// cpu
module cpu(input clk, reset, input [15:0] i_mem_rddata, output logic o_mem_rd, o_mem_wr, output logic [15:0] o_mem_addr, o_mem_wrdata);
	logic ld_pc, pc_inc, ldpc7, Ain, Gin, AddSub, ldnz, ld_ir, ld_addr, ld_data, done;
	logic Gout, pcout, out8, s8out, s11out, wr, n, z;
	logic [15:0] buswire, wA, wG, wPC, wr0, wr1, wr2, wr3, wr4, wr5, wr6, wr7, sext_imm8, sext_imm11, IR, addr, data, sum;
	logic [7:0] Xreg, Yreg, Rin, Rout;
	logic [12:0] Sel;
	logic [7:0] imm8;
	logic [10:0] imm11;
	logic [4:0] inst;
	enum int unsigned
	{
		INIT,
		T0,
		T1,
		T2,
		T3,
		T4,
		T5,
		T6
	} state, nextstate;
	always @(posedge clk)
		if (reset)
			state <= INIT;
		else
			state <= nextstate;	
	always @(state, done)
	begin
		case (state)
			INIT:
				nextstate = T0;
			T0:  
				nextstate = T1;
			T1: begin
 				if (done) nextstate = T0;
 				else nextstate = T2;
 			end
			T2: 
 			begin
 				if (done) nextstate = T0;
				else nextstate = T3;
			end
	 		T3:  
	 		begin
				if (done) nextstate = T0;
 				else nextstate = T4;
 			end
			T4:  
			begin
 				if (done) nextstate = T0;
 				else nextstate = T5;
 			end
			T5:  
			begin
 				if (done) nextstate = T0;
 				else nextstate = T6;
 			end
 			T6: nextstate = T0;
			default: nextstate = INIT;
		endcase
	end
	always @(*)
	begin
		parameter 
		mv = 5'b0, add = 5'b1, sub = 5'b10, cmp = 5'b11, ld = 5'b100, st = 5'b101, 
		mvi = 5'b10000, addi = 5'b10001, subi = 5'b10010, cmpi = 5'b10011, mvhi = 5'b10110,
		jr = 5'b1000, jzr = 5'b1001, jnr = 5'b1010, callr = 5'b1100, 
		j = 5'b11000, jz = 5'b11001, jn = 5'b11010, call = 5'b11100;
		ld_pc = 0; pc_inc = 0; ldpc7 = 0; out8 = 0; Ain = 0; Gin = 0; AddSub = 0; ldnz = 0; 
		ld_ir = 0; ld_addr = 0; ld_data = 0; done = 0;
  ...
Size: roughly 2600 cells after synthesis, ~52 I/O pins.
make LEC_CHECK=0 ABC_AREA=1 CAP_MARGIN=20 CORE_MARGIN=2 CORE_UTILIZATION=72 CTS_CLUSTER_DIAMETER=209 CTS_CLUSTER_SIZE=79 PLACE_DENSITY_LB_ADDON=0.01 SETUP_SLACK_MARGIN=1.65 SLEW_MARGIN=20 finish   # period 5.69 ns
run.sh (not shown) runs the stock make flow with config.mk's settings and CLKGATE_MAP_FILE=.
The baseline died in 5_1_grt with DPL-0038.
Change:
--- a/flow/config.mk
+++ b/flow/config.mk
@@ -8 +7,0 @@
-export ABC_AREA = 1
@@ -12,4 +11 @@
-export CTS_CLUSTER_DIAMETER = 209
-export CTS_CLUSTER_SIZE = 79
-export PLACE_DENSITY_LB_ADDON = 0.01
-export SETUP_SLACK_MARGIN = 1.65
+export SETUP_SLACK_MARGIN = -0.18
==> flow/constraint.sdc (replaced) <==
create_clock -name core_clock -period 6.61 [get_ports {clk}]
set_input_delay 1.3220 -clock core_clock [delete_from_list [all_inputs] [get_ports {clk}]]
set_output_delay 1.3220 -clock core_clock [all_outputs]
set_load 0.01 [all_outputs]
Now the flow completed and failed the layout checks on negative setup slack.
Synthesized area is lower by 0.45%.
Die area is lower by 0.44%.
Synthesized cell count is lower by 16%.
Change:
--- a/flow/config.mk
+++ b/flow/config.mk
@@ -10,2 +10 @@
-export CORE_UTILIZATION = 72
-export SETUP_SLACK_MARGIN = -0.18
+export CORE_UTILIZATION = 20
==> flow/constraint.sdc (replaced) <==
create_clock -name core_clock -period 8.57 [get_ports {clk}]
set_input_delay 1.7140 -clock core_clock [delete_from_list [all_inputs] [get_ports {clk}]]
set_output_delay 1.7140 -clock core_clock [all_outputs]
set_load 0.01 [all_outputs]
Effect: With this change the flow completed with no timing, DRC or antenna violations; power drops by a quarter to a third; final area came out higher slightly; setup slack improved by 0.98 ns; critical path depth came out lower by 1; clock power went down by about a fifth; final cell count grows by a quarter to a third; clock-buffer cell count climbs by 13; clock skew is lower by 0.0049 ns.
Change:
--- a/flow/config.mk
+++ b/flow/config.mk
@@ -8,0 +9 @@
+export CELL_PAD_IN_SITES_DETAIL_PLACEMENT = 2
@@ -10 +11,5 @@
-export CORE_UTILIZATION = 20
+export CORE_UTILIZATION = 70
+export GPL_TIMING_DRIVEN = 0
+export HOLD_SLACK_MARGIN = 0.25
+export PLACE_DENSITY = 0.63
+export SETUP_SLACK_MARGIN = 0.49
==> flow/constraint.sdc (replaced) <==
create_clock -name core_clock -period 7.5 [get_ports {clk}]
set_input_delay 1.5000 -clock core_clock [delete_from_list [all_inputs] [get_ports {clk}]]
set_output_delay 1.5000 -clock core_clock [all_outputs]
set_load 0.01 [all_outputs]
After rerunning: With this change the flow ended with an error in 3_5_place_dp with DPL-0033; synthesized cell count stays the same; synthesized area is unchanged; die area went down by 71%.
Change:
--- a/flow/config.mk
+++ b/flow/config.mk
@@ -9 +8,0 @@
-export CELL_PAD_IN_SITES_DETAIL_PLACEMENT = 2
@@ -11,3 +10 @@
-export CORE_UTILIZATION = 70
-export GPL_TIMING_DRIVEN = 0
-export HOLD_SLACK_MARGIN = 0.25
+export CORE_UTILIZATION = 18
=> The changed run passed the timing, DRC and antenna checks. Synthesized area does not change. Die area went up to 3.8 times its value. Synthesized cell count does not change.
Change:
--- a/flow/config.mk
+++ b/flow/config.mk
@@ -10,3 +10 @@
-export CORE_UTILIZATION = 18
-export PLACE_DENSITY = 0.63
-export SETUP_SLACK_MARGIN = 0.49
+export CORE_UTILIZATION = 40
==> flow/constraint.sdc (replaced) <==
create_clock -name core_clock -period 7.35 [get_ports {clk}]
set_input_delay 1.4700 -clock core_clock [delete_from_list [all_inputs] [get_ports {clk}]]
set_output_delay 1.4700 -clock core_clock [all_outputs]
set_load 0.01 [all_outputs]
Outcome: Routed wire length climbs by 2.8%; total power goes up by 0.78%; global-route usage climbs by 16 points; hold slack is worse by 0.0065 ns.
Power is estimated from default activity; no workload was simulated.
